==> design.v <==
module ULA_LCD(clk, rst, rs, rw, en, dados, SOMA, SUBT, MULT, IGUAL, A, B, sinalA, sinalB);
	input [7:0] A;
	input [7:0] B;
	input sinalA;
	input sinalB;
	input SOMA;
	input SUBT;
	input MULT;
	input IGUAL;
	output en;
	output rw;
	output rs;
	output [7:0] dados;
	input clk;
	input rst;
	reg rs;
	reg rw;
	reg en;
	reg [7:0] dados;
	reg [21:0] c45;
	reg [21:0] c5;
	reg [21:0] c25;
	integer c1;
	reg flag45;
	reg flag5;
	reg flag2meio;
	reg [9:0] est2;
	reg flagbt1;
	reg flagbt2;
	reg flagbt3;
	reg flagbt4;
	reg flag_rst;
	reg [31:0] estado;
	reg subest;
	reg [5:0] charPos;
	reg [1:0] operacao;
	reg menos;
	reg [7:0] Alinha;
	reg [7:0] Blinha;
	reg menosA;
	reg menosB;
	reg menosR;
	parameter T45 = 2250, T5 = 250, T25 = 125;
	parameter clear = 1, opSOMA=1, opSUBT=2, opMULT=3, opIGUAL=4, skipLn=192, WAIT=10, WRITE=11, DEFAULT=6;
	reg [21:0] n45, n5, n25;
	reg nf45, nf5, nf25;
	always @(posedge clk) begin
		n45 = c45; n5 = c5; n25 = c25;
		nf45 = flag45; nf5 = flag5; nf25 = flag2meio;
    	if(flag_rst) begin
        	n45 = 0;
        	n25 = 0;
        	n5 = 0;
        	nf5 = 0;
        	nf45 = 0;
        	nf25 = 0;
    	end
    	if(n45 == T45) begin
            	n45 = 0;
            	nf45 = 1;
    	end
    	else if (n45 < T45) begin
        	n45 = n45+1;
    	end
    	if(n5 == T5) begin
        	n5 = 0;
        	nf5 = 1;
    	end
    	else if (n5 < T5) begin
        	n5 = n5 + 1;
    	end
    	if(n25 == T25) begin
			n25 = 0;
			nf25 = 1;
		end
		else if(n25 < T25) begin
			n25 = n25 + 1;
		end
		if(rst) begin
			c45 <= 0; c5 <= 0; c25 <= 0;
			flag45 <= 0; flag5 <= 0; flag2meio <= 0;
		end
		else begin
			c45 <= n45; c5 <= n5; c25 <= n25;
			flag45 <= nf45; flag5 <= nf5; flag2meio <= nf25;
		end
	end
	always @(posedge clk) begin
	if(rst) begin
		rs <= 0;
		rw <= 0;
		en <= 0;
		dados <= 0;
		c1 = 0;
		est2 <= 0;
		flagbt1 = 0;
		flagbt2 = 0;
		flagbt3 = 0;
		flagbt4 = 0;
		flag_rst <= 0;
		estado <= 0;
		subest = 0;
		charPos <= 0;
		operacao = 0;
		menos = 0;
		Alinha = 0;
		Blinha = 0;
		menosA <= 0;
		menosB <= 0;
	end
	else begin
    	case(estado)
			0: begin
				if(flag45) begin
					estado <= 1;
					subest <= 0;
				end
				else begin
					rs <= 0;
					rw <= 0;
					en <= 0;
				end
			end
        	1: begin
   			 if(subest == 0) begin
   				 en <= 0;
   				 subest <= 1;
   				 flag_rst <= 1;
   			 end
   			 else if(subest == 1) begin
   				 if(flag5) begin
   					 c1 = c1+1;
   					 rs <= 0;
   					 rw <= 0;
   					 en <= 1;
   					 dados <= 8'b00111000;
   					 flag_rst <= 1;
   					 subest = 0;
   					 estado <= 20;
   					 est2 <= 1;
   				 end
   				 else begin
   					 en <= 0;
   					 flag_rst <= 0;
   				 end
   				 if(c1 == 4) begin
   					 flag_rst <= 1;
   					 estado <= 20;
   					 subest <= 0;
   					 est2 <= 2;
   				 end
   			 end
        	end
        	20: begin
				en <= 1;
				if(subest == 0) begin
					subest <= 1;
					flag_rst <= 1;
				end
				else if(subest == 1) begin
					if(flag2meio) begin
						estado <= est2;
						subest <= 0;
					end
					else begin
						flag_rst <= 0;
					end
				end
			end
        	2: begin
   			 if(subest == 0) begin
   				 en <= 0;
   				 subest <= 1;
   				 flag_rst <= 1;
   			 end
   			 else if(subest == 1) begin  	
				if(flag5) begin
					 rs <= 0;
					 rw <= 0;
					 en <= 1;
					 dados <= 8'b00001100;
					 flag_rst <= 1;
					 subest <= 0;
					 estado <= 20;
					 est2 <= 3;	
				end
				else flag_rst <= 0; 
   			 end
        	end
        	3: begin
   			 if(subest == 0) begin
   				 en <= 0;
   				 subest <= 1;
   				 flag_rst <= 1;
   			 end
   			 if(subest == 1) begin
   				 if(flag5) begin
   					 dados <= 1;
   					 flag_rst <= 1;
   					 subest <= 0;
   					 estado <= 20;
   					 est2 <= 4;
   				 end
   				 else begin
   					 en <= 0;
   					 flag_rst <= 0;
   				 end
   			 end
        	end
        	4: begin
				 if(subest == 0) begin
					 en <= 0;
					 subest <= 1;
					 flag_rst <= 1;
				 end
				 if(subest == 1) begin
					 if(flag5) begin
						 rs <= 1'b0;
						 rw <= 1'b0;
						 en <= 1'b1;
						 dados <= 8'b0000110;
						 flag_rst <= 1;
						 subest <= 0;
						 estado <= 20;
						 est2 <= 5;
					 end
					 else begin
						 en <= 0;
						 flag_rst <= 0;
					 end
				 end
        	end
        	5: begin
				if(subest == 0) begin
					dados <= 0;
					 en <= 0;
					 subest <= 1;
					 flag_rst <= 1;
				 end
				 if(subest == 1) begin
					 if(flag5) begin
						 subest <= 0;
						 estado <= 6; 
					 end
					 else begin
						 en <= 0;
						 flag_rst <= 0;
					 end
				 end
			end
			6: begin
				en <= 0;
				if(!SOMA & !flagbt1) begin
					flagbt1 = 1;
				end
				else if(SOMA & flagbt1) begin
					subest <= 0;
					estado <= 9;
					charPos <= 20;
					flagbt1 <= 0;
					flag_rst <= 1;
					menosA <= 1;
					menosB <= 1;
					operacao = opSOMA;
				end
				if(!SUBT & !flagbt2) begin
					flagbt2 = 1;
				end
				else if(SUBT & flagbt2) begin
					subest <= 0;
					estado <= 17;
					charPos <= 20;
					flag_rst <= 1;
					flagbt2 <= 0;
					menosA <= 1;
					menosB <= 1;
					operacao = opSUBT;
				end
				if(!MULT & !flagbt3) begin
					flagbt3 = 1;
				end
				else if(MULT & flagbt3) begin
					subest <= 0;
					estado <= 25;
					flagbt3 = 0;
					flag_rst <= 1;
					operacao = opMULT;
					menosA <= 1;
					menosB <= 1;
					charPos <= 20;
				end
				if(!IGUAL & !flagbt4) begin
					flagbt4 = 1;
				end
				else if(IGUAL & flagbt4) begin
					charPos <= 0;
					subest <= 0;
					estado <= 15;
					flagbt4 = 0;
				end
			end
			9: begin
				if(subest == 0) begin
					subest <= 1;
					flag_rst <= 1;
				end
				else if(subest == 1) begin
					if(flag5) begin
						rs <= 0;
						rw <= 0;
						en <= 1;
						dados <= 1;
						subest <= 0;
						flag_rst <= 1;
						estado <= 20;
						est2 <= 10;
					end
					else begin
						flag_rst <= 0;
						en <= 0;
					end
				end
			end
        	10: begin
				en <= 0;
				if(subest == 0) begin
					subest <= 1;
					flag_rst <= 1;
				end
				else if(subest == 1) begin
					if(flag5) begin
						subest <= 0;
						flag_rst <= 1;
						estado <= 11;
					end
					else begin
						flag_rst <= 0;
					end
				end
   			end
   			11: begin
				if (charPos == 20) begin
					rs <= 0;
					rw <= 0;
					en <= 1;
					dados <= 1;
					charPos <= 0;
					estado <= 20;
					est2 <= 10;
					subest <= 0;
				end	
				else if(charPos == 0) begin
					if(sinalA & menosA) begin
						rs <= 1;
						rw <= 0;
						en <= 1;
						dados <= 45;
						estado <= 20;
						est2 <= 10;
						subest <= 0;
						menosA <= 0;
					end
					else begin 
						rs <= 1;
						rw <= 0;
						en <= 1;
						dados <= ((A/100) + 48);
						charPos <= 1;
						estado <= 20;
						est2 <= 10;
						subest <= 0;
					end
				end
				else if(charPos == 1) begin
					rs <= 1;
					rw <= 0;
					en <= 1;
					dados <= (((A/10)%10) + 48);
					charPos <= 2;
					estado <= 20;
					est2 <= 10;
					subest <= 0;
				end
				else if(charPos == 2) begin
					rs <= 1;
					rw <= 0;
					en <= 1;
					dados <= ((A%10) + 48);
					charPos <= 3;
					estado <= 20;
					est2 <= 10;
					subest <= 0;
				end
				else if(charPos == 3) begin
					rs <= 1;
					rw <= 0;
					en <= 1;
					dados <= 32;
					charPos <= 4;
					estado <= 20;
					est2 <= 10;
					subest <= 0;
				end
				else if(charPos == 4) begin
					rs <= 1;
					rw <= 0;
					en <= 1;
					dados <= 43;
					charPos <= 5;
					estado <= 20;
					est2 <= 10;
					subest <= 0;
				end
				else if(charPos == 5) begin
					rs <= 1;
					rw <= 0;
					en <= 1;
					dados <= 32;
					charPos <= 6;
					estado <= 20;
					est2 <= 10;
					subest <= 0;
				end
				else if(charPos == 6) begin
					if(sinalB & menosB) begin
						rs <= 1;
						rw <= 0;
						en <= 1;
						dados <= 45;
						estado <= 20;
						est2 <= 10;
						subest <= 0;
						menosB <= 0;
					end
					else begin
						rs <= 1;
						rw <= 0;
						en <= 1;
						dados <= ((B/100) + 48);
						charPos <= 7;
						estado <= 20;
						est2 <= 10;
						subest <= 0;
					end
				end
				else if(charPos == 7) begin
					rs <= 1;
					rw <= 0;
					en <= 1;
					dados <= ((B/10)%10 + 48);
					charPos <= 8;
					estado <= 20;
					est2 <= 10;
					subest <= 0;
				end
				else if(charPos == 8) begin
					rs <= 1;
					rw <= 0;
					en <= 1;
					dados <= ((B%10) + 48);
					charPos <= 9;
					estado <= 20;
					est2 <= 10;
					subest <= 0;
				end
				else if(charPos == 9) begin
					rs <= 1;
					rw <= 0;
					en <= 1;
					dados <= 32;
					charPos <= 10;
					estado <= 20;
					est2 <= 10;
					subest <= 0;
				end
				else if(charPos == 10) begin
					rs <= 1;
					rw <= 0;
					en <= 1;
					dados <= 32;
					charPos <= 11;
					estado <= 20;
					est2 <= 10;
					subest <= 0;
				end
				else if(charPos == 11) begin
					rs <= 1;
					rw <= 0;
					en <= 1;
					dados <= 32;
					charPos <= 12;
					estado <= 20;
					est2 <= 10;
					subest <= 0;
				end
				else if(charPos == 12) begin
					rs <= 1;
					rw <= 0;
					en <= 1;
					dados <= 32;
					charPos <= 13;
					estado <= 20;
					est2 <= 10;
					subest <= 0;
				end
				else if(charPos == 13) begin
					rs <= 1;
					rw <= 0;
					en <= 1;
					dados <= 32;
					charPos <= 14;
					estado <= 20;
					est2 <= 10;
					subest <= 0;
				end
				else if(charPos == 14) begin
					rs <= 1;
					rw <= 0;
					en <= 1;
					dados <= 32;
					charPos <= 15;
					estado <= 20;
					est2 <= 10;
					subest <= 0;
				end
				else if(charPos == 15) begin
					rs <= 1;
					rw <= 0;
					en <= 1;
					dados <= 32;
					charPos <= 17;
					estado <= 20;
					est2 <= 10;
					subest <= 0;
				end
				else if(charPos == 17) begin
					en <= 0;
					estado <= 20;
					est2 <= 10;
					charPos <= 18;
					subest <= 0;
				end
				else if(charPos == 18) begin
					estado <= 6;
					subest <= 0;
				end
			end
   			15: begin
				Alinha = A;
				Blinha = B;
				if(operacao == opSOMA) begin
					if(sinalA & !sinalB) begin
						operacao = opSUBT;
						if(A > B) begin
							menos = 1;
						end
						else begin
							menos = 0;
							Alinha = B;
							Blinha = A;
						end
					end
					else if(!sinalA & sinalB) begin
						operacao = opSUBT;
						if(B > A) begin
							menos = 1;
							Alinha = B;
							Blinha = A;
						end
						else menos = 0;
					end
					else if(sinalA & sinalB) begin
						if(A>0 & B>0) menos = 1;
						else menos = 0;
					end
					else menos = 0;
				end
				else if(operacao == opSUBT) begin
					if(sinalA & !sinalB) begin
						operacao = opSOMA;
						if(A>0 & B>0) menos = 1;
						else menos = 0;
					end
					else if(!sinalA & sinalB) begin
						operacao = opSOMA;
						menos = 0;
					end
					else if(sinalA & sinalB) begin
						if(A > B) begin
							menos = 1;
						end
						else begin
							menos = 0;
							Alinha = B;
							Blinha = A;
						end
					end
					else begin
						if(B > A) begin
							menos = 1;
							Alinha = B;
							Blinha = A;
						end
						else menos = 0;
					end
				end
				case(operacao) 
					opSOMA: begin
						if(subest == 0) begin
							en <= 0;
							subest <= 1;
							flag_rst <= 1;
						end
						else if(subest == 1) begin
							if(flag5) begin
								rs <= 0;
								rw <= 0;
								en <= 1;
								subest <= 0;
								estado <= 20;
								est2 <= 13;
								dados <= 8'b11000000;
							end
							else begin
								flag_rst <= 0;
								en <= 0;
							end
						end
					end
					opSUBT: begin
						if(subest == 0) begin
							en <= 0;
							subest <= 1;
							flag_rst <= 1;
						end
						else if(subest == 1) begin
							if(flag5) begin
								rs <= 0;
								rw <= 0;
								en <= 1;
								subest <= 0;
								estado <= 20;
								est2 <= 18;
								dados <= 8'b11000000;
							end
							else begin
								flag_rst <= 0;
								en <= 0;
							end
						end
					end
					opMULT: begin
						if(subest == 0) begin
							en <= 0;
							subest <= 1;
							flag_rst <= 1;
						end
						else if(subest == 1) begin
							if(flag5) begin
								rs <= 0;
								rw <= 0;
								en <= 1;
								subest <= 0;
								estado <= 20;
								est2 <= 21;
								dados <= 8'b11000000;
								if(sinalA & !sinalB || !sinalA & sinalB) begin
									if(A>0 & B>0) menos = 1;
									else menos = 0;
								end
								else begin
									menos = 0;
								end
							end
							else begin
								flag_rst <= 0;
								en <= 0;
							end
						end
					end
				endcase		
			end
			13: begin
				if(subest == 0) begin
					en <= 0;
					subest <= 1;
					flag_rst <= 1;
				end
				else if(subest == 1) begin
					if(flag5) begin
						subest <= 0;
						estado <= 14;
					end
					else begin
						flag_rst <= 0;
						en <= 0;
					end
				end
			end
			14: begin
				if(subest == 0) begin
					en <= 0;
					subest <= 1;
					flag_rst <= 1;
				end
				else if(subest == 1) begin
					if(flag5) begin
						if(charPos == 0) begin
							subest <= 0;
							estado <= 20;
							est2 <= 13;
							charPos <= 1;
						end
						else if(charPos == 1) begin
							if(menos) begin
								menos = 0;
								rs <= 1;
								rw <= 0;
								en <= 1;
								dados <= 45;
								estado <= 20;
								est2 <= 13;
								subest <= 0;
							end
							else begin
								rs <= 1;
								rw <= 0;
								en <= 1;
								dados <= ((A+B)/100 + 48);
								subest <= 0;
								charPos <= 2;
								estado <= 20;
								est2 <= 13;
							end
						end
						else if(charPos == 2) begin
							rs <= 1;
							rw <= 0;
							en <= 1;
							dados <= ((((A+B)/10)%10) + 48);
							subest <= 0;
							charPos <= 3;
							estado <= 20;
							est2 <= 13;
						end
						else if(charPos == 3) begin
							rs <= 1;
							rw <= 0;
							en <= 1;
							dados <= (((A+B)%10) + 48);
							subest <= 0;
							charPos <= 4;
							estado <= 20;
							est2 <= 13;
						end
						else if(charPos == 4) begin
							rs <= 1;
							rw <= 0;
							en <= 1;
							dados <= 32;
							subest <= 0;
							charPos <= 5;
							estado <= 20;
							est2 <= 13;
						end
						else if(charPos == 5) begin
							subest <= 0;
							estado <= 20;
							est2 <= 6;
						end
					end
					else begin
						flag_rst <= 0;
						en <= 0;
					end
				end
			end
			16: begin
				en <= 0;
				if(subest == 0) begin
					subest <= 1;
					flag_rst <= 1;
				end
				else if(subest == 1) begin
					if(flag5) begin
						subest <= 0;
						flag_rst <= 1;
						estado <= 17;
					end
					else begin
						flag_rst <= 0;
					end
				end
			end
			17: begin
				if (charPos == 20) begin
					rs <= 0;
					rw <= 0;
					en <= 1;
					dados <= 1;
					charPos <= 0;
					estado <= 20;
					est2 <= 16;
					subest <= 0;
				end	
				else if(charPos == 0) begin
					if(sinalA & menosA) begin
						rs <= 1;
						rw <= 0;
						en <= 1;
						dados <= 45;
						estado <= 20;
						est2 <= 16;
						subest <= 0;
						menosA <= 0;
					end
					else begin 
						rs <= 1;
						rw <= 0;
						en <= 1;
						dados <= ((A/100) + 48);
						charPos <= 1;
						estado <= 20;
						est2 <= 16;
						subest <= 0;
					end
				end
				else if(charPos == 1) begin
					rs <= 1;
					rw <= 0;
					en <= 1;
					dados <= (((A/10)%10) + 48);
					charPos <= 2;
					estado <= 20;
					est2 <= 16;
					subest <= 0;
				end
				else if(charPos == 2) begin
					rs <= 1;
					rw <= 0;
					en <= 1;
					dados <= ((A%10) + 48);
					charPos <= 3;
					estado <= 20;
					est2 <= 16;
					subest <= 0;
				end
				else if(charPos == 3) begin
					rs <= 1;
					rw <= 0;
					en <= 1;
					dados <= 32;
					charPos <= 4;
					estado <= 20;
					est2 <= 16;
					subest <= 0;
				end
				else if(charPos == 4) begin
					rs <= 1;
					rw <= 0;
					en <= 1;
					dados <= 45;
					charPos <= 5;
					estado <= 20;
					est2 <= 16;
					subest <= 0;
				end
				else if(charPos == 5) begin
					rs <= 1;
					rw <= 0;
					en <= 1;
					dados <= 32;
					charPos <= 6;
					estado <= 20;
					est2 <= 16;
					subest <= 0;
				end
				else if(charPos == 6) begin
					if(sinalB & menosB) begin
						rs <= 1;
						rw <= 0;
						en <= 1;
						dados <= 45;
						estado <= 20;
						est2 <= 16;
						subest <= 0;
						menosB <= 0;
					end
					else begin 
						rs <= 1;
						rw <= 0;
						en <= 1;
						dados <= ((B/100) + 48);
						charPos <= 7;
						estado <= 20;
						est2 <= 16;
						subest <= 0;
					end
				end
				else if(charPos == 7) begin
					rs <= 1;
					rw <= 0;
					en <= 1;
					dados <= ((B/10)%10 + 48);
					charPos <= 8;
					estado <= 20;
					est2 <= 16;
					subest <= 0;
				end
				else if(charPos == 8) begin
					rs <= 1;
					rw <= 0;
					en <= 1;
					dados <= ((B%10) + 48);
					charPos <= 9;
					estado <= 20;
					est2 <= 16;
					subest <= 0;
				end
				else if(charPos == 9) begin
					rs <= 1;
					rw <= 0;
					en <= 1;
					dados <= 32;
					charPos <= 10;
					estado <= 20;
					est2 <= 16;
					subest <= 0;
				end
				else if(charPos == 10) begin
					rs <= 1;
					rw <= 0;
					en <= 1;
					dados <= 32;
					charPos <= 11;
					estado <= 20;
					est2 <= 16;
					subest <= 0;
				end
				else if(charPos == 11) begin
					rs <= 1;
					rw <= 0;
					en <= 1;
					dados <= 32;
					charPos <= 12;
					estado <= 20;
					est2 <= 16;
					subest <= 0;
				end
				else if(charPos == 12) begin
					rs <= 1;
					rw <= 0;
					en <= 1;
					dados <= 32;
					charPos <= 13;
					estado <= 20;
					est2 <= 16;
					subest <= 0;
				end
				else if(charPos == 13) begin
					rs <= 1;
					rw <= 0;
					en <= 1;
					dados <= 32;
					charPos <= 14;
					estado <= 20;
					est2 <= 16;
					subest <= 0;
				end
				else if(charPos == 14) begin
					rs <= 1;
					rw <= 0;
					en <= 1;
					dados <= 32;
					charPos <= 15;
					estado <= 20;
					est2 <= 16;
					subest <= 0;
				end
				else if(charPos == 15) begin
					rs <= 1;
					rw <= 0;
					en <= 1;
					dados <= 32;
					charPos <= 16;
					estado <= 20;
					est2 <= 16;
					subest <= 0;
				end
				else if(charPos == 16) begin
					en <= 0;
					estado <= 20;
					est2 <= 16;
					charPos <= 17;
					subest <= 0;
				end
				else if(charPos == 17) begin
					estado <= 6;
					subest <= 0;
				end
			end
			18: begin
				if(subest == 0) begin
					en <= 0;
					subest <= 1;
					flag_rst <= 1;
				end
				else if(subest == 1) begin
					if(flag5) begin
						subest <= 0;
						estado <= 19;
					end
					else begin
						flag_rst <= 0;
						en <= 0;
					end
				end
			end
			19: begin
				if(subest == 0) begin
					en <= 0;
					subest <= 1;
					flag_rst <= 1;
				end
				else if(subest == 1) begin
					if(flag5) begin
						if(charPos == 0) begin
							subest <= 0;
							estado <= 20;
							est2 <= 18;
							charPos <= 1;
						end
						else if(charPos == 1) begin
							if(menos) begin
								menos = 0;
								rs <= 1;
								rw <= 0;
								en <= 1;
								dados <= 45;
								estado <= 20;
								est2 <= 18;
								subest <= 0;
							end
							else begin
								rs <= 1;
								rw <= 0;
								en <= 1;
								dados <= ((Alinha-Blinha)/100 + 48);
								subest <= 0;
								charPos <= 2;
								estado <= 20;
								est2 <= 18;
							end
						end
						else if(charPos == 2) begin
							rs <= 1;
							rw <= 0;
							en <= 1;
							dados <= ((((Alinha-Blinha)/10)%10) + 48);
							subest <= 0;
							charPos <= 3;
							estado <= 20;
							est2 <= 18;
						end
						else if(charPos == 3) begin
							rs <= 1;
							rw <= 0;
							en <= 1;
							dados <= (((Alinha-Blinha)%10) + 48);
							subest <= 0;
							charPos <= 4;
							estado <= 20;
							est2 <= 18;
						end
						else if(charPos == 4) begin
							rs <= 1;
							rw <= 0;
							en <= 1;
							dados <= 32;
							subest <= 0;
							charPos <= 5;
							estado <= 20;
							est2 <= 18;
						end
						else if(charPos == 5) begin
							subest <= 0;
							estado <= 20;
							est2 <= 6;
						end
					end
					else begin
						flag_rst <= 0;
						en <= 0;
					end
				end
			end
			21: begin
				if(subest == 0) begin
					en <= 0;
					subest <= 1;
					flag_rst <= 1;
				end
				else if(subest == 1) begin
					if(flag5) begin
						subest <= 0;
						estado <= 22;
					end
					else begin
						flag_rst <= 0;
						en <= 0;
					end
				end
			end
			22: begin
				if(subest == 0) begin
					en <= 0;
					subest <= 1;
					flag_rst <= 1;
				end
				else if(subest == 1) begin
					if(flag5) begin
						if(charPos == 0) begin
							subest <= 0;
							estado <= 20;
							est2 <= 21;
							charPos <= 1;
						end
						else if(charPos == 1) begin
							if(menos) begin
								menos = 0;
								rs <= 1;
								rw <= 0;
								en <= 1;
								dados <= 45;
								estado <= 20;
								est2 <= 21;
								subest <= 0;
							end
							else begin
								rs <= 1;
								rw <= 0;
								en <= 1;
								dados <= ((A*B)/10000 + 48);
								subest <= 0;
								charPos <= 2;
								estado <= 20;
								est2 <= 21;
							end
						end
						else if(charPos == 2) begin
							rs <= 1;
							rw <= 0;
							en <= 1;
							dados <= ((((A*B)/1000)%10) + 48);
							subest <= 0;
							charPos <= 3;
							estado <= 20;
							est2 <= 21;
						end
						else if(charPos == 3) begin
							rs <= 1;
							rw <= 0;
							en <= 1;
							dados <= (((A*B/100)%10) + 48);
							subest <= 0;
							charPos <= 4;
							estado <= 20;
							est2 <= 21;
						end
						else if(charPos == 4) begin
							rs <= 1;
							rw <= 0;
							en <= 1;
							dados <= (((A*B/10)%10) + 48);
							subest <= 0;
							charPos <= 5;
							estado <= 20;
							est2 <= 21;
						end
						else if(charPos == 5) begin
							rs <= 1;
							rw <= 0;
							en <= 1;
							dados <= ((A*B)%10) + 48;
							subest <= 0;
							charPos <= 6;
							estado <= 20;
							est2 <= 21;
						end
						else if(charPos == 6) begin
							rs <= 1;
							rw <= 0;
							en <= 1;
							dados <= 32;
							subest <= 0;
							charPos <= 7;
							estado <= 20;
							est2 <= 21;
						end
						else if(charPos == 7) begin
							subest <= 0;
							estado <= 20;
							est2 <= 6;
						end
					end
					else begin
						flag_rst <= 0;
						en <= 0;
					end
				end
			end
			24: begin
				en <= 0;
				if(subest == 0) begin
					subest <= 1;
					flag_rst <= 1;
				end
				else if(subest == 1) begin
					if(flag5) begin
						subest <= 0;
						flag_rst <= 1;
						estado <= 25;
					end
					else begin
						flag_rst <= 0;
					end
				end
			end
			25: begin
				if (charPos == 20) begin
					rs <= 0;
					rw <= 0;
					en <= 1;
					dados <= 1;
					charPos <= 0;
					estado <= 20;
					est2 <= 24;
					subest <= 0;
				end	
				else if(charPos == 0) begin
					if(sinalA & menosA) begin
						rs <= 1;
						rw <= 0;
						en <= 1;
						dados <= 45;
						estado <= 20;
						est2 <= 24;
						subest <= 0;
						menosA <= 0;
					end
					else begin 
						rs <= 1;
						rw <= 0;
						en <= 1;
						dados <= ((A/100) + 48);
						charPos <= 1;
						estado <= 20;
						est2 <= 24;
						subest <= 0;
					end
				end
				else if(charPos == 1) begin
					rs <= 1;
					rw <= 0;
					en <= 1;
					dados <= (((A/10)%10) + 48);
					charPos <= 2;
					estado <= 20;
					est2 <= 24;
					subest <= 0;
				end
				else if(charPos == 2) begin
					rs <= 1;
					rw <= 0;
					en <= 1;
					dados <= ((A%10) + 48);
					charPos <= 3;
					estado <= 20;
					est2 <=24;
					subest <= 0;
				end
				else if(charPos == 3) begin
					rs <= 1;
					rw <= 0;
					en <= 1;
					dados <= 32;
					charPos <= 4;
					estado <= 20;
					est2 <= 24;
					subest <= 0;
				end
				else if(charPos == 4) begin
					rs <= 1;
					rw <= 0;
					en <= 1;
					dados <= 42;
					charPos <= 5;
					estado <= 20;
					est2 <= 24;
					subest <= 0;
				end
				else if(charPos == 5) begin
					rs <= 1;
					rw <= 0;
					en <= 1;
					dados <= 32;
					charPos <= 6;
					estado <= 20;
					est2 <= 24;
					subest <= 0;
				end
				else if(charPos == 6) begin
					if(sinalB & menosB) begin
						rs <= 1;
						rw <= 0;
						en <= 1;
						dados <= 45;
						estado <= 20;
						est2 <= 24;
						subest <= 0;
						menosB <= 0;
					end
					else begin 
						rs <= 1;
						rw <= 0;
						en <= 1;
						dados <= ((B/100) + 48);
						charPos <= 7;
						estado <= 20;
						est2 <= 24;
						subest <= 0;
					end
				end
				else if(charPos == 7) begin
					rs <= 1;
					rw <= 0;
					en <= 1;
					dados <= ((B/10)%10 + 48);
					charPos <= 8;
					estado <= 20;
					est2 <= 24;
					subest <= 0;
				end
				else if(charPos == 8) begin
					rs <= 1;
					rw <= 0;
					en <= 1;
					dados <= ((B%10) + 48);
					charPos <= 9;
					estado <= 20;
					est2 <= 24;
					subest <= 0;
				end
				else if(charPos == 9) begin
					rs <= 1;
					rw <= 0;
					en <= 1;
					dados <= 32;
					charPos <= 10;
					estado <= 20;
					est2 <= 24;
					subest <= 0;
				end
				else if(charPos == 10) begin
					rs <= 1;
					rw <= 0;
					en <= 1;
					dados <= 32;
					charPos <= 11;
					estado <= 20;
					est2 <= 24;
					subest <= 0;
				end
				else if(charPos == 11) begin
					rs <= 1;
					rw <= 0;
					en <= 1;
					dados <= 32;
					charPos <= 12;
					estado <= 20;
					est2 <= 24;
					subest <= 0;
				end
				else if(charPos == 12) begin
					rs <= 1;
					rw <= 0;
					en <= 1;
					dados <= 32;
					charPos <= 13;
					estado <= 20;
					est2 <= 24;
					subest <= 0;
				end
				else if(charPos == 13) begin
					rs <= 1;
					rw <= 0;
					en <= 1;
					dados <= 32;
					charPos <= 14;
					estado <= 20;
					est2 <= 24;
					subest <= 0;
				end
				else if(charPos == 14) begin
					rs <= 1;
					rw <= 0;
					en <= 1;
					dados <= 32;
					charPos <= 15;
					estado <= 20;
					est2 <= 24;
					subest <= 0;
				end
				else if(charPos == 15) begin
					rs <= 1;
					rw <= 0;
					en <= 1;
					dados <= 32;
					charPos <= 16;
					estado <= 20;
					est2 <= 24;
					subest <= 0;
				end
				else if(charPos == 16) begin
					en <= 0;
					estado <= 20;
					est2 <= 24;
					charPos <= 17;
					subest <= 0;
				end
				else if(charPos == 17) begin
					estado <= 6;
					subest <= 0;
				end
			end
    	endcase
	end
	end
endmodule
==> run.sh <==
#!/bin/bash
# the make line also repeats each setting of config.mk as NAME=value (left out here)
make -C /OpenROAD-flow-scripts/flow DESIGN_CONFIG=/design/flow/config.mk WORK_HOME=/design/flow/orfs CLKGATE_MAP_FILE= finish
==> config.mk <==
export PLATFORM = sky130hd
export DESIGN_NAME = ULA_LCD
export DESIGN_NICKNAME = ULA_LCD
export VERILOG_FILES = /design/flow/design.v
export SDC_FILE = /design/flow/constraint.sdc
export NUM_CORES = 4
export LEC_CHECK = 0
export ABC_AREA = 1
export CAP_MARGIN = 20
export CORE_MARGIN = 2
export CORE_UTILIZATION = 72
export CTS_CLUSTER_SIZE = 32
export SLEW_MARGIN = 20
==> constraint.sdc <==
create_clock -name core_clock -period 80.1 [get_ports {clk}]
set_input_delay 16.0200 -clock core_clock [delete_from_list [all_inputs] [get_ports {clk}]]
set_output_delay 16.0200 -clock core_clock [all_outputs]
set_load 0.01 [all_outputs]
==> notes.md, run 1 <==
Results of the run.

The flow ran to the end and the layout has no timing, DRC or antenna violations. The final instance area is just over 70,000 um^2. Counting flops and latches in the post-synthesis netlist gives 203.

According to the timing report, the critical path is launched from B[2]. The logic depth of the worst path, buffers included is 458. The die is 310 um wide.

CTS built an H-tree with a depth of 1. Global routing finished with a remaining overflow of 0. Looking at the gate-level netlist, the highest instance count belongs to nand2_1. The final hold violation count recorded for this run is 0. The share of the Yosys chip area taken by registers is 6.03%.

The all-layer global routing usage is 42.7%. The report lists the number of standard-cell rows as 112. In the synthesized netlist, mux cells make up 0.0594% of the area.

The end of the worst register-to-register path is dados[0]$_SDFFE_PP0P_. STA classifies the critical path startpoint as a primary input. After detailed routing, the number of remaining DRC violations is 0. Looking at the max-slew report, the worst-margin pin has a slew of around 1.2 ns.

The sink count of the clock tree is ~200. The and-or/or-and share of the synthesized area is 13.5%. The capture point of the critical path was reported as dados[0]$_SDFFE_PP0P_. The setup path with the least slack is of type in -> reg. The area fraction in and, or, nand and nor cells is 49.7%.

The worst pin sits at a relative slew slack of 19.6%. The CTS tree is yes. In the Yosys report the total cell count is ~12k. For this block, the via count after detailed routing is 81.5k. The number of global-route vias before repair is 73.3k. The placement-stage worst setup slack is -2.23 ns.

The area growth from synthesis to layout is 6.08%. The count of warning messages emitted by the tools is ~50. The netlist uses 92 different library cells.

Per the finish-stage timing summary, setup violations number 0. The register-to-register path setup slack is between 9 and 10 ns. Of the total synthesized cell area, the portion taken by XOR and XNOR cells is 6.25%.

In this run, placement finished with an instance count of 13.4k. The iteration-0 DRC count of the detailed router is around 9.8k. The total wire length after detailed routing is 220,000 um. STA classifies the critical path endpoint as a flop. In this run the remaining antenna-violating nets after routing total 0.

Yosys shows that the main logic family after synthesis is simple AND/OR/NAND/NOR gates. At the later pin of the worst-skew pair, clock insertion delay measures roughly 0.52 ns. The number of enable-type register cells in the synthesized netlist is 0. The final routed wire length divided by cell count is 16.2 um. The number of synthesis warnings is 1. For this run, the leading register cell type out of synthesis is dfxtp_1. The buffer type at the clock tree root is clkbuf_16. In the synthesized netlist, the cells that appear most often are 3,141 x nand2_1, 1,963 x inv_1, 1,431 x nor2_1, 956 x nand3_1, 613 x o21ai_0. The leading area contributor after synthesis is nand2_1. The final timing report derives a shortest allowable period of about 76 ns. As logged by OpenROAD, the buffers inserted on ports number 33.

The core footprint is approximately 93,000 um^2. Entering global routing, the biggest net connects 86 pins. The yosys synthesis chip area is 67,400 um^2. The report puts the hold buffer count at CTS at 0. Per the synthesis report, the adder-cell share of the synthesized area is 10.7%. The tool flagged a number of max-cap violations equal to 0. The die covers between 90,000 and 100,000 um^2. The mean post-synth cell area is 5.55 um^2. The vertical die dimension reported for this design is 310 um.

The kind of cell with the highest combined delay along the critical path is AND-OR/OR-AND gates. The worst hold path depth is 2. The data required time at the worst endpoint is 80.45 ns. Across the routed clock network, the largest skew measured is 0.0322 ns. Hold analysis lists the worst path endpoint as estado[10]$_SDFFE_PP0P_.

The first-pass iteration count of the detailed router is 14. The worst path setup slack after routing is 3.95 ns.

The first global-routing pass estimated 348,000 um of wire. The floorplan-stage core utilization is 72.5%.

The critical path's most frequent cell is nand2_1. The number of instances in the synthesized netlist is 12.1k. Looking at the worst setup and hold paths, the clock pins of their registers show a slew of 0.07 ns.

The final cell count without fillers is 13.6k. Looking at the reg2reg group, the worst path starts from estado[12]$_SDFFE_PP0P_. The cell with the biggest individual delay on the critical path is o21ai_0. The delay of the slowest critical-path stage is 0.63 ns. The cell count of the worst reg-to-reg path is 506. The start point of the worst min-delay path is estado[10]$_SDFFE_PP0P_. Timing would allow up to 0.0131 GHz. The post-route setup TNS is 0 ns. The congestion estimate from routability-driven global placement came to 1.12.

The number of buffers and inverters on the critical path is 84. The net count of the finished layout is 12.9k. The post-route clock period utilization is between 90 and 100%. The async set-reset flop share out of synthesis is 0%.

Sorting the synthesized cells by area gives the leading types as nand2_1 17%, inv_1 11%, ha_1 9.5%. Before any placement, the netlist area is recorded as 67,400 um^2. The post-detailed-placement half-perimeter wirelength is 175,000 um.

The kind of path behind the tightest hold check is reg -> reg. Per the synthesis report, the single largest cell type by area occupies around 17% of cell area. Counting the buffers created by CTS gives 20. The OpenROAD report gives the critical path a data arrival time of roughly 77 ns.

The longest clock path from root to sink contains 3 buffers. The final max-slew violation count is 0. In this run the cell area measured after placement is 69,100 um^2. The number of antenna violations at the first check in global routing is 6. The average vias per placed instance is 6.01. The floorplan report gives the top-level pin count as 35. The maximum net fanout on the critical path is 13.
## layout make-up
type,count,area (um^2)
Sequential cell,203,4060
Antenna cell,3,7.51
Timing Repair Buffer,302,2400
Clock inverter,6,76.3
Fill cell,7922,21500
Timing Repair inverter,4,27.5
Tap cell,1254,1570
Inverter,2089,7930
Clock buffer,24,536
Multi-Input combinational cell,9679,54900
## what timing repair did
item	in CTS	in global routing
cloned	1	14
pin swaps	1	98
buffers inserted	4	111
gates resized	19	279
endpoints found under the setup margin	7	7
endpoints found under the hold margin	0	0
## stage by stage
| stage | util (%) | hold slack, ns |
|---|---|---|
| floorplan | - | 0.403 |
| global placement | 74.3 | 0.410 |
| detailed placement | 74.3 | 0.415 |
| CTS | 75.1 | 0.426 |
| global route | 76.9 | 0.438 |
| finish | 76.9 | 0.423 |
## metal layers
| layer | wire (um) | track usage, % |
|---|---|---|
| met5 | 48 | 0 |
| met4 | 12000 | 21.1 |
| met3 | 25100 | 8.78 |
| met2 | 96200 | 69.2 |
| met1 | 86900 | 53.6 |
==> inputs of run 2 (changes only) <==
Settings changed: ABC_AREA 1 to unset, CAP_MARGIN 20 to 35, CELL_PAD_IN_SITES_DETAIL_PLACEMENT set to 2, CELL_PAD_IN_SITES_GLOBAL_PLACEMENT set to 3, CORE_MARGIN 2 to 7, CORE_UTILIZATION 72 to 28, CTS_CLUSTER_SIZE 32 to 61, GPL_ROUTABILITY_DRIVEN set to 0, MAX_ROUTING_LAYER set to met5, PLACE_DENSITY_LB_ADDON set to 0.05, SETUP_SLACK_MARGIN set to 5.0.
Clock period 80.1 ns to 126.0 ns, I/O delays scaled along.
==> notes.md, run 2 <==
Results of the run.

The floorplan die area is 228,000 um^2 (+140%).

The die outline height is 478 um (+54%). The post-synthesis share of cell area spent on full adders, half adders and majority gates came to 12.1% (+1.4 points). The register-to-register path setup slack was 27.88 ns (+18.27 ns).

Per the timing report, the most critical flop-to-flop path originates at estado[31]$_SDFFE_PP0P_. The tightest hold margin came to 0.459 ns (+0.0360 ns). The number of enable-type register cells in the synthesized netlist came to 0 (unchanged).

The timing report shows the most common cell along the critical path to be o21a_1. The run finished with no timing, DRC or antenna violations. The critical path data arrival time is 114.55 ns (+38.05 ns).

The type of the setup path with the least slack is in -> reg. The number of global-route vias before repair is 73.1k (-0.25%). The tally of max-capacitance violations is 0 (unchanged).

The end of the worst register-to-register path is dados[6]$_SDFFE_PP0P_. The number of antenna violations at the first check in global routing came to 5 (-1). The main logic family after synthesis is AND-OR/OR-AND gates. The post-route clock period utilization came to 90.5% (-4.6 points). The iteration-0 DRC count of the detailed router is 2,753 (-72%). The count of warning messages emitted by the tools came to 47 (-4.1%).

The average vias per placed instance was 5.95 (-0.91%). The maximum net fanout on the critical path is 30 (+17). The global route total overflow is 0 (unchanged). The async set-reset flop share out of synthesis is 0% (unchanged). The gate family responsible for the most delay along the worst path is AND-OR/OR-AND gates. The sink count of the clock tree came to 203 (unchanged). The unique cell type count in the Yosys netlist is 177 (+92%).

The total setup violations reported at the end of the flow is 0 (unchanged). The worst hold path depth came to 2 (unchanged). The number of buffers between clock root and the deepest sink is 3 (unchanged).

For this run the top cell type by instance count after synthesis was nor2_1. STA classifies the critical path startpoint as a primary input. The setup skew after layout is 0.0361 ns (+0.00385 ns). The post-route setup TNS is 0 ns (unchanged). The transition time of the tightest slew-check pin is 1.01 ns (-0.182 ns). The post-detailed-placement half-perimeter wirelength is 227,000 um (+30%).

The CTS tree is yes. The first-pass iteration count of the detailed router is 5 (-9). The cell count of the worst reg-to-reg path is 460 (-9.1%).

The number of top-level pins was 35 (unchanged). The relative slew slack was 32.6% (+13 points). Following the worst setup path forward leads to its endpoint at dados[6]$_SDFFE_PP0P_. The area fraction in and, or, nand and nor cells is 31.1% (-19 points). The DRC violation count after routing is 0 (unchanged).

The area of the mapped netlist is 60,200 um^2 (-11%). The final hold violation count was 0 (unchanged). Compared with the post-synthesis result, the final layout area differs by 9.10%.

The number of synthesis warnings is 1 (unchanged). The number of buffers added by the clock tree synthesis step came to 28 (+40%). The count of fill cells added during filler insertion is 25.5k (+220%). The global-route wire length before repair is 431,000 um (+24%). The delay of the slowest critical-path stage is 0.60 ns (-0.03 ns). The register bit count reported by yosys is 203 (unchanged). The mean post-synth cell area is 6.95 um^2 (+25%). The net count of the finished layout came to 9,226 (-28%).

The overall die width is 478 um (+54%). The area share of the leading cell type in the synthesized netlist is 10.7% (-6.8 points). The commonest cells after synthesis are 876 x nor2_1, 828 x nand2_1, 557 x a21oi_1, 514 x ha_1, 476 x o21ai_0. The multiplexer area fraction after synthesis came to 4.60% (+4.5 points). Subtracting the final worst setup slack from the clock period gives 114.01 ns. The cell count listed in synth_stat.txt is 8,662 (-29%).

The floorplan-stage core utilization is 28.1% (-44 points). The final max-slew violation count was 0 (unchanged). The total number of placement rows is 170 (+52%). Per the CTS log, the root buffer master is clkbuf_16. The number of instances in the synthesized netlist is 8,662 (-29%). Post-synth the commonest register cell is dfxtp_1.

The maximum number of pins on one net before global-route repair was 52 (-40%). The cell with the biggest individual delay on the critical path is or4_1.

The final routed wire length divided by cell count is 24.2 um (+49%). For this run, the top clock speed supported by timing is 0.00877 GHz. The start point of the worst min-delay path is est2[9]$_SDFFE_PP0P_. The number of buffers and inverters on the critical path is 38 (-55%). The path class of the tightest hold or removal check is reg -> reg. The launching instance or port of the critical path is A[0].

The clock network latency to the later pin of the worst-skew pair was 0.62 ns (+0.10 ns). The yosys synthesis chip area is 60,200 um^2 (-11%). The clock transition at the registers of the reported paths is 0.06 ns (about the same).

The worst hold path terminates at estado[9]$_SDFFE_PP0P_. The share of the yosys chip area belonging to registers is 6.75% (+0.72 points). The synthesized-area fraction occupied by xor and xnor cells came to 6.48% (+0.23 points). Setup repair after global routing left no endpoint under its margin. The number of routed nets with antenna violations is 0 (unchanged). The critical path capture point type is a flop. The core footprint is 214,000 um^2 (+130%).

The count of input and output buffers came to 33 (unchanged). The total wire length after detailed routing is 278,000 um (+26%). The number of vias after detailed routing came to 68.5k (-16%).

The and-or/or-and share of the synthesized area was 34.5% (+21 points). The all-layer global routing usage was 22.9% (-20 points). The number of H-tree levels is 1 (unchanged). The main area contributors are ha_1 11%, dfxtp_1 6.7%, nor2_1 5.5%. The data required time at the worst endpoint came to 126.54 ns (+46.09 ns). The synthesized design spends more area on one cell type than any other, namely ha_1. The logic depth of the worst path, buffers included is 428 (-6.6%).
[run 2: cell type report]
class | instances | area (um^2) | area share, %
Antenna cell | 1 | 2.50 | 0.00381
Clock buffer | 36 | 792 | 1.21
Clock inverter | 16 | 278 | 0.423
Inverter | 284 | 1100 | 1.67
Multi-Input combinational cell | 7867 | 53800 | 81.9
Sequential cell | 203 | 4060 | 6.19
Tap cell | 2838 | 3550 | 5.41
Timing Repair Buffer | 265 | 2080 | 3.16
Timing Repair inverter | 1 | 5.00 | 0.00762
[run 2: repair_timing]
action | 4_1_cts | 5_1_grt
endpoints found under the setup margin | 0 | 7
hold buffers | 0 | 0
setup buffers | 0 | 28
gates resized | 0 | 57
endpoints found under the hold margin | 0 | 0
[run 2: through the flow]
step / cells / cell area (um^2) / util, % / worst slack, ns
4_1_cts: 11465 / 65100 / 30.4 / 5.82
3_3_place_gp: 11392 / 63900 / 29.8 / 9.69
2_1_floorplan: 8686 / 60300 / - / 15.83
5_1_grt: 11511 / 65700 / 30.7 / 4.86
6_report: 11511 / 65700 / 30.7 / 11.99
3_5_place_dp: 11413 / 64000 / 29.9 / 5.53
[run 2: routing by layer]
| metal | GRT usage, % | up-vias | share of wire, % | wire length (um) |
|---|---|---|---|---|
| li1 | - | 32896 | - | - |
| met1 | 29.5 | 34675 | 46 | 129000 |
| met2 | 41.9 | 692 | 49 | 137000 |
| met3 | 1.43 | 257 | 2.1 | 5820 |
| met4 | 5.26 | 2 | 2.5 | 7020 |
| met5 | 0 | - | 0.0047 | 13 |
==> inputs of run 3 (changes only) <==
Settings changed: ABC_AREA set to 1, CAP_MARGIN 35 to 20, CELL_PAD_IN_SITES_DETAIL_PLACEMENT 2 to unset, CELL_PAD_IN_SITES_GLOBAL_PLACEMENT 3 to unset, CORE_MARGIN 7 to 2, CORE_UTILIZATION 28 to 65, CTS_CLUSTER_SIZE 61 to unset, GPL_ROUTABILITY_DRIVEN 0 to unset, MAX_ROUTING_LAYER met5 to unset, PLACE_DENSITY_LB_ADDON 0.05 to unset, SETUP_SLACK_MARGIN 5.0 to unset, TNS_END_PERCENT set to 5.
Clock period 126.0 ns to 67.6 ns, I/O delays scaled along.
==> notes.md, run 3 <==
Numbers from the implementation run.

Summed over all routing layers, the global router reports a total usage of 62.5%. The total number of placement rows is 118 (-31%). The post-detailed-placement half-perimeter wirelength was 192,000 um (-15%). Per the gpl log, the routability congestion estimate is 1.11.

The number of instances in the synthesized netlist was 12.1k (+40%). The share of the yosys chip area belonging to registers is 6.03% (-0.72 points). The flow stopped in 5_1_grt.

The number of H-tree levels came to 1 (unchanged). The number of top-level pins is 35 (unchanged). The sink count of the clock tree is 203 (unchanged). The post-synthesis share of cell area spent on full adders, half adders and majority gates is 10.7% (-1.4 points). The total instance count after detailed placement is 14.6k (+28%).

The yosys synthesis chip area came to 67,400 um^2 (+12%). The count of hold-fix buffers inserted at cts is 0 (unchanged). The mean post-synth cell area is 5.55 um^2 (-20%).

The number of buffers added by the clock tree synthesis step came to 21 (-25%). The buffer type at the clock tree root is clkbuf_16. The area fraction in and, or, nand and nor cells is 49.7% (+19 points).

The async set-reset flop share out of synthesis is 0% (unchanged). The core footprint is 103,000 um^2 (-52%). After global routing the overflow that remains totals 87. The count of input and output buffers is 33 (unchanged). The number of synthesis warnings is 1 (unchanged). The number of enable-type register cells in the synthesized netlist is 0 (unchanged). The area share of the leading cell type in the synthesized netlist is 17.5% (+6.8 points). The synthesized-area fraction occupied by xor and xnor cells is 6.25% (-0.23 points). The multiplexer area fraction after synthesis is 0.0594% (-4.5 points). The placement-stage worst setup slack came to -3.58 ns (-9.11 ns).

The unique cell type count in the Yosys netlist is 92 (-48%). The and-or/or-and share of the synthesized area is 13.5% (-21 points). The floorplan-stage core utilization came to 65.3% (+37 points). The flow did not finish. The cell count listed in synth_stat.txt is 12.1k (+40%). For reference, the top cells by count after synthesis are 3,141 x nand2_1, 1,963 x inv_1, 1,431 x nor2_1, 956 x nand3_1, 613 x o21ai_0. The overall die width is 326 um (-32%). The first error in the log reads "[ERROR GRT-0232] Routing congestion too high. Check the congestion heatmap in the GUI". The leading area contributor after synthesis is nand2_1. The main logic family after synthesis is simple AND/OR/NAND/NOR gates. For this run the top cell type by instance count after synthesis was nand2_1.

The number of buffers between clock root and the deepest sink was 3 (unchanged). The register bit count reported by yosys is 203 (unchanged). Per the synth stats, the flop cell with the highest instance count is dfxtp_1. The floorplan die area was 106,000 um^2 (-53%). The area of the mapped netlist is 67,400 um^2 (+12%). The die outline height came to 326 um (-32%). The main area contributors are nand2_1 17%, inv_1 11%, ha_1 9.5%.
## run 3: what timing repair did
item | CTS
cloned | 7
pin swaps | 130
buffers inserted | 137
resized | 151
hold endpoints to repair | 0
setup endpoints to repair | 7
## run 3: per-layer routing
metal  GRT overflow  global-route usage [%]
met5              1                    23.8
met4             37                    49.7
met3              4                    40.6
met2             41                    84.6
met1              4                    66.0
## run 3: per-stage QoR
stage | cell area [um^2] | setup TNS (ns) | hold WS (ns)
after CTS | 80000 | -0.427 | 0.430
after floorplan | 68100 | -19.35 | 0.403
after global placement | 77800 | -0.354 | 0.410
after detailed placement | 77800 | -20.59 | 0.420
==> inputs of run 4 (changes only) <==
Settings changed: ABC_AREA 1 to unset, CELL_PAD_IN_SITES_DETAIL_PLACEMENT set to 1, CELL_PAD_IN_SITES_GLOBAL_PLACEMENT set to 1, CORE_ASPECT_RATIO set to 0.9, CORE_UTILIZATION 65 to 52, GPL_ROUTABILITY_DRIVEN set to 0, SETUP_SLACK_MARGIN set to 5.0, SLEW_MARGIN 20 to 25, TNS_END_PERCENT 5 to 65.
Clock period 67.6 ns to 173.0 ns, I/O delays scaled along.
==> notes.md, run 4 <==
Results of the run.

Of the available clock period, the critical path in the final layout requires between 70% and 80%. The uppermost signal routing layer after detailed routing is met5. The number of antenna violations at the first check in global routing is 2.

The maximum net fanout on the critical path is 30. The first global-routing pass estimated approximately 370,000 um of wire. The share of the yosys chip area belonging to registers came to 6.75% (+0.72 points). The delay of the slowest critical-path stage is 0.97 ns. In this design, the largest share of critical-path delay is due to AND-OR/OR-AND gates. The area share of the leading cell type in the synthesized netlist is 10.7% (-6.8 points).

Of all cell types, the one taking the most synthesized area is ha_1. The count of input and output buffers is 33 (unchanged). The relative slew slack is 26.6%.

The transition time of the tightest slew-check pin is 1.09 ns. The total instance count after detailed placement was 10.0k (-32%). The logs give a warning total of 49.

The net count of the finished layout is around 9.1k. The kind of path behind the tightest hold check is reg -> reg. The achievable clock frequency is 0.00765 GHz.

In this run the clock root is driven by a clkbuf_16. In this run the most critical hold path is launched from c25[15]$_SDFF_PP0_. The count of fill cells added during filler insertion is 15.3k. The post-synthesis share of cell area spent on full adders, half adders and majority gates is 12.1% (+1.4 points). The final timing report lists a max-slew violation count of 0. The final critical delay including setup and external delays is 130.80 ns. The total overflow left after global routing is 0.

The final timing report lists clock skew as 0.0229 ns. The cell with the biggest individual delay on the critical path is clkdlybuf4s50_1.

The overall die width is 363 um (+11%). The number of buffers between clock root and the deepest sink is 3 (unchanged). The timing report lists the critical path depth as 413 cells. The number of maximum-capacitance violations recorded for the run is 0.

The post-CTS setup repair buffer count is 0 (-100%). The total number of placement rows came to 118 (unchanged). The area of the mapped netlist came to 60,200 um^2 (-11%). In the final layout, flip-flops and latches occupy a little over 4000 um^2.

In this run the worst setup path begins at A[0]. The placement-stage worst setup slack is 43.12 ns (+46.70 ns). The OpenROAD report gives the critical path a required time of between 150 and 200 ns. The number of global-route vias before repair was 68.7k. Detailed routing placed a total of 103,000 um of wire on met2. Across all setup checks in the final design, the least slack found is 42.20 ns.

The number of antenna diodes in the final layout is 0. Setup repair after global routing left no endpoint under its margin. The floorplan die area is 119,000 um^2 (+11%).

The run finished with no timing, DRC or antenna violations. The cell count of the worst reg-to-reg path is around 450. The timing report gives the worst reg2reg path a setup slack of a little under 70 ns.

The number of buffers added by the clock tree synthesis step is 18 (-14%). The number of vias after detailed routing is 69.9k. The tightest hold margin is 0.462 ns. The timing report shows the most common cell along the critical path to be o21a_1. The nature of the critical path startpoint is a primary input.

Counting both buffers and inverters, the worst setup path holds a total of 28. After detailed routing, the average wire length per cell comes to 23.3 um. On the critical path the data arrives at 131.19 ns. The final core area utilization is 54.3%. Looking at the hold checks, the worst path lands on c25[15]$_SDFF_PP0_. The iteration-0 DRC count of the detailed router is 6,169. The most instantiated flip-flop cell in the synthesis netlist is dfxtp_1. The unique cell type count in the Yosys netlist is 177 (+92%). The post-detailed-placement half-perimeter wirelength is 186,000 um (-3.1%). The critical path capture point type is a flop.

Across every metal layer, demand over resource in global routing totals 37.7%. The multiplexer area fraction after synthesis was 4.60% (+4.5 points). The critical path ends at dados[5]$_SDFFE_PP0P_. The core footprint came to 115,000 um^2 (+11%). The mean post-synth cell area was 6.95 um^2 (+25%). The total setup violations reported at the end of the flow is 0. The CTS tree is yes. Looking at the setup timing report, the critical path kind is in -> reg. The synthesis run identifies the leading combinational cell family as AND-OR/OR-AND gates. The number of enable-type register cells in the synthesized netlist is 0 (unchanged).

The clock transition at the registers of the reported paths is around 0.070 ns. The average vias per placed instance is 6.97. The count of hold-fix buffers inserted at cts is 0 (unchanged). The area fraction in and, or, nand and nor cells is 31.1% (-19 points). The total wire length after detailed routing is ~230,000 um. The total routed wire length on the met1 layer is 106,000 um. Summing all multi-input logic gate instances after layout gives 53,600 um^2. The register bit count reported by yosys is 203 (unchanged).

The quantity of gates resized following cts is 0 (-100%). In the final report, the number of hold violations comes to 0. The die outline height came to 327 um (+0.22%). The and-or/or-and share of the synthesized area came to 34.5% (+21 points). The DRC violation count after routing is 0.

The maximum number of pins on one net before global-route repair is about 74. Wire segments on met3 add up to approximately 18,000 um in the final route. The capture point of the worst register-to-register path is recorded as dados[5]$_SDFFE_PP0P_. The sink count of the clock tree came to 203 (unchanged). For the final routed database, the setup TNS stands at 0 ns.

The synthesis report lists the most area-consuming cells as ha_1 11%, dfxtp_1 6.7%, nor2_1 5.5%. The area added between synthesis and finish is 3.71%. The commonest cells after synthesis are 876 x nor2_1, 828 x nand2_1, 557 x a21oi_1, 514 x ha_1, 476 x o21ai_0.

The number of H-tree levels is 1 (unchanged). The most frequently used cell type in the post-synthesis netlist is nor2_1. The number of synthesis warnings came to 1 (unchanged). The yosys synthesis chip area was 60,200 um^2 (-11%). The clock network latency to the later pin of the worst-skew pair is 0.55 ns.

Excluding fillers, the count of instances in the completed layout stands at 10.0k. The detail route stage leaves a number of antenna-violating nets equal to 0. The async set-reset flop share out of synthesis is 0% (unchanged). The report gives the cell count of the worst hold path as 1.

The number of instances in the synthesized netlist came to 8,662 (-29%). The floorplan-stage core utilization is 52.3% (-13 points). The number of top-level pins is 35 (unchanged). The first-pass iteration count of the detailed router is 6. The cell count listed in synth_stat.txt is 8,662 (-29%).

The startpoint of the lowest-slack register-to-register path is subest$_SDFFE_PP0P_. The synthesized-area fraction occupied by xor and xnor cells came to 6.48% (+0.23 points).
## run 4: stage by stage
stage                     instance area, um^2
after floorplan                         60300
after global placement                  61800
after detailed placement                61800
after CTS                               62400
after global routing                    62400
final                                   62400
## run 4: layout make-up
| class | count | area share (%) |
|---|---|---|
| Multi-Input combinational cell | 7866 | 85.8 |
| Sequential cell | 203 | 6.51 |
| Tap cell | 1500 | 3.01 |
| Timing Repair Buffer | 148 | 1.90 |
| Inverter | 284 | 1.75 |
| Clock buffer | 26 | 0.850 |
| Clock inverter | 5 | 0.144 |
## run 4: per-layer routing
layer	track usage, %	vias up
li1	-	32662
met1	52.3	34416
met2	60.0	2416
met3	6.24	442
met4	9.99	4
met5	0	-
==> inputs of run 5 (changes only) <==
Settings changed: ABC_AREA set to 1, CAP_MARGIN 20 to 15, CELL_PAD_IN_SITES_DETAIL_PLACEMENT 1 to unset, CELL_PAD_IN_SITES_GLOBAL_PLACEMENT 1 to unset, CORE_ASPECT_RATIO 0.9 to unset, CORE_UTILIZATION 52 to 70, GPL_ROUTABILITY_DRIVEN 0 to unset, MAX_ROUTING_LAYER set to met4, SETUP_SLACK_MARGIN 5.0 to unset, SLEW_MARGIN 25 to 20, TNS_END_PERCENT 65 to unset.
Clock period 173.0 ns to 83.8 ns, I/O delays scaled along.
==> notes.md, run 5 <==
Results of the run.

The share of the yosys chip area belonging to registers is 6.03% (-0.72 points). For the worst reg-to-reg path, the endpoint reported by OpenROAD is dados[0]$_SDFFE_PP0P_. The overall die width is 314 um (-13%). The number of buffers between clock root and the deepest sink is 3 (unchanged). The number of routed nets with antenna violations is 0 (unchanged). The critical path in this run is classified as in -> reg. The area fraction in and, or, nand and nor cells is 49.7% (+19 points). The and-or/or-and share of the synthesized area came to 13.5% (-21 points). The final routed wire length divided by cell count came to 16.0 um (-31%). Post-synth the commonest register cell is dfxtp_1.

The count of fill cells added during filler insertion was 8,497 (-44%). The count of warning messages emitted by the tools came to 49 (unchanged). The post-detailed-placement half-perimeter wirelength was 174,000 um (-6.4%). The count of input and output buffers is 33 (unchanged). The mean post-synth cell area came to 5.55 um^2 (-20%). The final critical delay including setup and external delays is 79.21 ns.

The tightest hold margin is 0.424 ns (-0.0381 ns). STA classifies the critical path startpoint as a primary input. The relative slew slack is 5.60% (-21 points).

The multiplexer area fraction after synthesis was 0.0594% (-4.5 points). The register-to-register path setup slack was 12.06 ns (-56.70 ns). The clock transition at the registers of the reported paths is 0.08 ns (about the same). STA classifies the critical path endpoint as a flop.

The number of buffers and inverters on the critical path is 83 (+200%). The number of antenna violations at the first check in global routing is 2 (unchanged).

The number of global-route vias before repair came to 73.3k (+6.7%). The async set-reset flop share out of synthesis was 0% (unchanged). The number of H-tree levels was 1 (unchanged).

The area of the mapped netlist is 67,400 um^2 (+12%). The total wire length after detailed routing is 216,000 um (-7.6%). The all-layer global routing usage came to 42.5% (+4.9 points). The hold path endpoint is estado[11]$_SDFFE_PP0P_. The run finished with no timing, DRC or antenna violations. Based on the critical path, the design can be clocked at up to between 0.01 and 0.015 GHz. The global-route wire length before repair was 347,000 um (-7.2%). The number of instances in the synthesized netlist is 12.1k (+40%). The maximum number of pins on one net before global-route repair is 81 (+9.5%). The first-pass iteration count of the detailed router was 10 (+4). The global route total overflow came to 0 (unchanged). Per STA, the library cell used most along the worst path is nand2_1. For reference, the top logic cell family by area is simple AND/OR/NAND/NOR gates.

The number of buffers added by the clock tree synthesis step is 19 (+1). The kind of path behind the tightest hold check is reg -> reg. The main area contributors are nand2_1 17%, inv_1 11%, ha_1 9.5%.

The clock network latency to the later pin of the worst-skew pair is 0.56 ns (about the same). The most frequently used cell type in the post-synthesis netlist is nand2_1. The post-synthesis share of cell area spent on full adders, half adders and majority gates is 10.7% (-1.4 points).

The register bit count reported by yosys is 203 (unchanged). The number of synthesis warnings is 1 (unchanged). The most critical setup path has its endpoint at dados[0]$_SDFFE_PP0P_. The start point of the worst min-delay path is estado[11]$_SDFFE_PP0P_. The unique cell type count in the Yosys netlist came to 92 (-48%). The delay of the slowest critical-path stage is 0.56 ns (-0.41 ns). The transition time of the tightest slew-check pin came to 1.40 ns (+0.311 ns). The synthesized-area fraction occupied by xor and xnor cells was 6.25% (-0.23 points). The data required time at the worst endpoint is 84.21 ns (-89.18 ns). The area share of the leading cell type in the synthesized netlist is 17.5% (+6.8 points). The net count of the finished layout is 12.8k (+41%). The total number of placement rows was 113 (-4.2%). The sink count of the clock tree is 203 (unchanged). The leading area contributor after synthesis is nand2_1. The post-route clock period utilization was 94.5% (+19 points). The setup skew after layout is 0.0417 ns (+0.0189 ns). The die outline height came to 314 um (-3.8%). The yosys synthesis chip area is 67,400 um^2 (+12%).

The floorplan-stage core utilization came to 70.8% (+18 points). The register cell area after layout is 4060 um^2 (unchanged). The worst register-to-register path begins at estado[12]$_SDFFE_PP0P_. The average vias per placed instance came to 5.94 (-15%).

The placement-stage worst setup slack was -1.13 ns (-44.24 ns). The maximum net fanout on the critical path is 26 (-13%). The cell count listed in synth_stat.txt was 12.1k (+40%). The logic depth of the worst path, buffers included is 456 (+10%). The logic area was 54,600 um^2 (+2.0%).

At the end of routability-driven placement, the weighted congestion stood at 1.10. The DRC violation count after routing is 0 (unchanged). The worst path setup slack after routing is 4.59 ns (-37.61 ns). The gate family responsible for the most delay along the worst path is AND-OR/OR-AND gates. The cell with the biggest individual delay on the critical path is fa_1. The final max-slew violation count is 0 (unchanged).

The final core area utilization is 74.1% (+20 points). In this run the worst setup path begins at A[1]. The number of top-level pins was 35 (unchanged). The number of vias after detailed routing is 80.1k (+15%). Per the run report, area growth between synthesis and finish was 4.75%.

The cell count of the worst reg-to-reg path is 506 (+14%). The tally of max-capacitance violations is 0 (unchanged). The final hold violation count came to 0 (unchanged). The critical path data arrival time is 79.62 ns (-51.57 ns). The worst hold path depth came to 2 (+1).

Clock tree synthesis selected as its root buffer the cell clkbuf_16. Ranked by instance count, the synthesized netlist is headed by 3,141 x nand2_1, 1,963 x inv_1, 1,431 x nor2_1, 956 x nand3_1, 613 x o21ai_0. The iteration-0 DRC count of the detailed router is 8,901 (+44%). TritonCTS built the clock tree. The core footprint is 95,300 um^2 (-17%). The number of enable-type register cells in the synthesized netlist is 0 (unchanged).

The total setup violations reported at the end of the flow came to 0 (unchanged). The floorplan die area is 98,800 um^2 (-17%).
[run 5: metrics by stage]
stage	TNS [ns]	std cells	instance area [um^2]
2_1_floorplan	0	12173	67500
3_3_place_gp	0	13376	68900
3_5_place_dp	-1.24	13376	68900
4_1_cts	0	13409	69600
5_1_grt	-1.36	13486	70600
6_report	0	13487	70600
[run 5: layout make-up]
cell class	instances	area share (%)
tap	1265	2.24
clock inverter	10	0.195
sequential	203	5.75
timing repair inverter	1	0.0106
clock buffer	23	0.737
multi-input combinational	9677	77.4
antenna	3	0.0106
inverter	2089	11.3
timing repair buffer	216	2.42
[run 5: routing by layer]
metal | part of all wire, % | GRT usage, % | up-vias
met5 | 0 | - | -
met4 | 4.7 | 17.2 | 0
li1 | - | - | 39388
met3 | 10 | 6.38 | 830
met1 | 41 | 52.8 | 35844
met2 | 45 | 69.0 | 4050
[run 5: what timing repair did]
action,in CTS,in global routing
pin swaps,0,45
hold buffers,0,0
cloned,0,5
endpoints found under the setup margin,1,7
gates resized,8,186
setup buffers,0,70
